## nickel
## Benes_8p
module Benes_8p (input wire [2:0] mp0, mp1, mp2, mp3, mp4, mp5, mp6, mp7,
    input clk,
    output reg [19:0] state
);
Size in the first run: ~45 I/O pins, roughly 11000 um^2 of cells after synthesis.
clock: 1.96 ns
lec_check: 0
abc_area: 1
cap_margin: 5
cell_pad_in_sites_detail_placement: 2
cell_pad_in_sites_global_placement: 2
core_margin: 4
core_utilization: 40
cts_cluster_diameter: 142
cts_cluster_size: 12
gpl_timing_driven: 0
place_density_lb_addon: 0.04
slew_margin: 35
tns_end_percent: 15
run.sh (not shown) runs the stock make flow with config.mk's settings and CLKGATE_MAP_FILE=.
Looking at the reports, nickel completed the entire flow and the layout it produced met the timing, design-rule and antenna checks.
Setup changes, nickel to tundra
# nickel
export LEC_CHECK = 0
export ABC_AREA = 1
export CAP_MARGIN = 5
export CELL_PAD_IN_SITES_DETAIL_PLACEMENT = 2
export CELL_PAD_IN_SITES_GLOBAL_PLACEMENT = 2
export CORE_MARGIN = 4
export CORE_UTILIZATION = 40
export CTS_CLUSTER_DIAMETER = 142
export CTS_CLUSTER_SIZE = 12
export GPL_TIMING_DRIVEN = 0
export PLACE_DENSITY_LB_ADDON = 0.04
export SLEW_MARGIN = 35
export TNS_END_PERCENT = 15
create_clock -name core_clock -period 1.96 [get_ports {clk}]
# tundra
export LEC_CHECK = 0
export CAP_MARGIN = 5
export CORE_MARGIN = 2
export CORE_UTILIZATION = 40
export CTS_CLUSTER_DIAMETER = 105
export CTS_CLUSTER_SIZE = 12
export HOLD_SLACK_MARGIN = 0.08
export PLACE_DENSITY_LB_ADDON = 0.04
export SLEW_MARGIN = 25
create_clock -name core_clock -period 1.96 [get_ports {clk}]
Results
- Delta(met2 usage, tundra - nickel) < 0
- Between tundra and nickel, max-slew headroom at the worst pin is higher for tundra, nickel comes in under that.
- Compared with nickel, tundra shows proportion of cell area occupied by registers lower by 3.5 points.
- [tundra vs nickel] share of the core filled with cells in the final layout: higher in tundra
- [compare] base=nickel new=tundra: depth of the worst hold-timing path now smaller, area overhead of the layout relative to synthesis now larger, number of sinks driven by the clock tree stayed essentially flat, final worst-path setup slack has increased, routed length on met2 decreased by 30% relative to the old numbers.
The following lists how harbor was set up differently from tundra:
# tundra
export LEC_CHECK = 0
export CAP_MARGIN = 5
export CORE_MARGIN = 2
export CORE_UTILIZATION = 40
export CTS_CLUSTER_DIAMETER = 105
export CTS_CLUSTER_SIZE = 12
export HOLD_SLACK_MARGIN = 0.08
export PLACE_DENSITY_LB_ADDON = 0.04
export SLEW_MARGIN = 25
create_clock -name core_clock -period 1.96 [get_ports {clk}]
# harbor
export LEC_CHECK = 0
export CAP_MARGIN = 20
export CORE_MARGIN = 2
export CORE_UTILIZATION = 40
export SETUP_SLACK_MARGIN = -0.13
export SLEW_MARGIN = 20
create_clock -name core_clock -period 2.33 [get_ports {clk}]
==> results <==
Of harbor and tundra, tundra shows the higher post-route cell area, with harbor below it. On critical path data required time: harbor sits above tundra. Delta (harbor minus tundra): routed length on met3 up about 20%, final critical delay including setup and external delays up 290 ps. The critical-path cell with the highest stage delay comes out mux4_2 in one run and dfxtp_1 in the other, namely in tundra and harbor respectively.
Input-level comparison between cedar and harbor:
# harbor
export LEC_CHECK = 0
export CAP_MARGIN = 20
export CORE_MARGIN = 2
export CORE_UTILIZATION = 40
export SETUP_SLACK_MARGIN = -0.13
export SLEW_MARGIN = 20
create_clock -name core_clock -period 2.33 [get_ports {clk}]
# cedar
export LEC_CHECK = 0
export CAP_MARGIN = 20
export CORE_MARGIN = 2
export CORE_UTILIZATION = 66
export SETUP_SLACK_MARGIN = 0.51
export SLEW_MARGIN = 20
create_clock -name core_clock -period 1.84 [get_ports {clk}]
==> results <==
Summary of cedar and harbor: one run falls short of a clean finish, namely cedar. Relative to harbor, the final cell area reported for cedar is higher. The level count of the clock H-tree of harbor and that of cedar are within noise of each other. Going from harbor to cedar, layout overhead on the synthesized area went up, logic area went up, met2 routing resource usage after global routing went up, count of clock-buffer cells in the layout went up. dfxtp_1 as the slowest cell on the critical path was reported by harbor, and dfxtp_2 by cedar. Of the two values seen for top layer used by detailed routing, met4 was produced by harbor and met5 by cedar. cedar and harbor ended up with roughly the same final clock skew. Changes observed in cedar relative to harbor: worst setup slack decreased 310 ps, wire length reported by the detailed router now larger, sum of internal, switching and leakage power has increased, highest clock rate saw an increase.
Input changes introduced in violet (baseline for comparison: cedar):
# cedar
export LEC_CHECK = 0
export CAP_MARGIN = 20
export CORE_MARGIN = 2
export CORE_UTILIZATION = 66
export SETUP_SLACK_MARGIN = 0.51
export SLEW_MARGIN = 20
create_clock -name core_clock -period 1.84 [get_ports {clk}]
# violet
export LEC_CHECK = 0
export CAP_MARGIN = 20
export CORE_ASPECT_RATIO = 1.43
export CORE_MARGIN = 2
export CORE_UTILIZATION = 68
export SETUP_SLACK_MARGIN = 0.15
export SLEW_MARGIN = 20
export TNS_END_PERCENT = 10
create_clock -name core_clock -period 0.727 [get_ports {clk}]
==> comparison <==
As the logs show, violet stopped at clock tree synthesis (4_1_cts) after a tool error, so it never reached the end of the flow.
cedar → violet: synthesized cell count closely matched the old numbers, instance count after placement with tap cells included increased by 14% relative to the old numbers, die extent in y increased by about 17% relative to the old numbers.
[compare] base=cedar new=violet: total placed instance area rose by about 12%, core area now sits lower, number of rows created at floorplan now sits higher, routability-driven placement congestion ratio went up 5.0%.
As of violet, die area had fallen by a few percent compared to cedar.
--- input diff violet..sierra ---
# violet
export LEC_CHECK = 0
export CAP_MARGIN = 20
export CORE_ASPECT_RATIO = 1.43
export CORE_MARGIN = 2
export CORE_UTILIZATION = 68
export SETUP_SLACK_MARGIN = 0.15
export SLEW_MARGIN = 20
export TNS_END_PERCENT = 10
create_clock -name core_clock -period 0.727 [get_ports {clk}]
# sierra
export LEC_CHECK = 0
export ABC_AREA = 1
export CAP_MARGIN = 20
export CORE_ASPECT_RATIO = 1.43
export CORE_MARGIN = 2
export CORE_UTILIZATION = 72
export CTS_CLUSTER_DIAMETER = 392
export CTS_CLUSTER_SIZE = 96
export PLACE_DENSITY = 0.4
export SETUP_SLACK_MARGIN = 0.2
export SLEW_MARGIN = 20
export TNS_END_PERCENT = 10
create_clock -name core_clock -period 0.681 [get_ports {clk}]
==> results <==
violet did not make it past clock tree synthesis (4_1_cts), where a tool error ended it.
sierra did not finish: a tool error stopped it during clock tree synthesis (4_1_cts).
Comparing violet and sierra, synthesized netlist cell count is lower on violet.
violet → sierra: die height decreased by 4.7% relative to the old numbers, area of the core region decreased by about 8% relative to the old numbers.
Multiplexer fraction of the synthesized cell area: sierra < violet
On arithmetic-cell share of the synthesized area counting full adders, half adders and majority gates, sierra tracks violet almost exactly.
The run showing the greater sequential fraction of the synthesis area is sierra.
Relative to violet, the overall die width of sierra is lower by 5.1 um.
When sierra is set beside violet, its last weighted congestion value of the routability-driven placer turns out to be 18% larger.
Diff violet -> sierra: synthesized area went down about 4%; post-synthesis chip area from yosys went down 4.0%; XOR/XNOR share of the synthesized area went down 0.29 points.
No activity file was given, so power comes from the tool's default toggle rates.
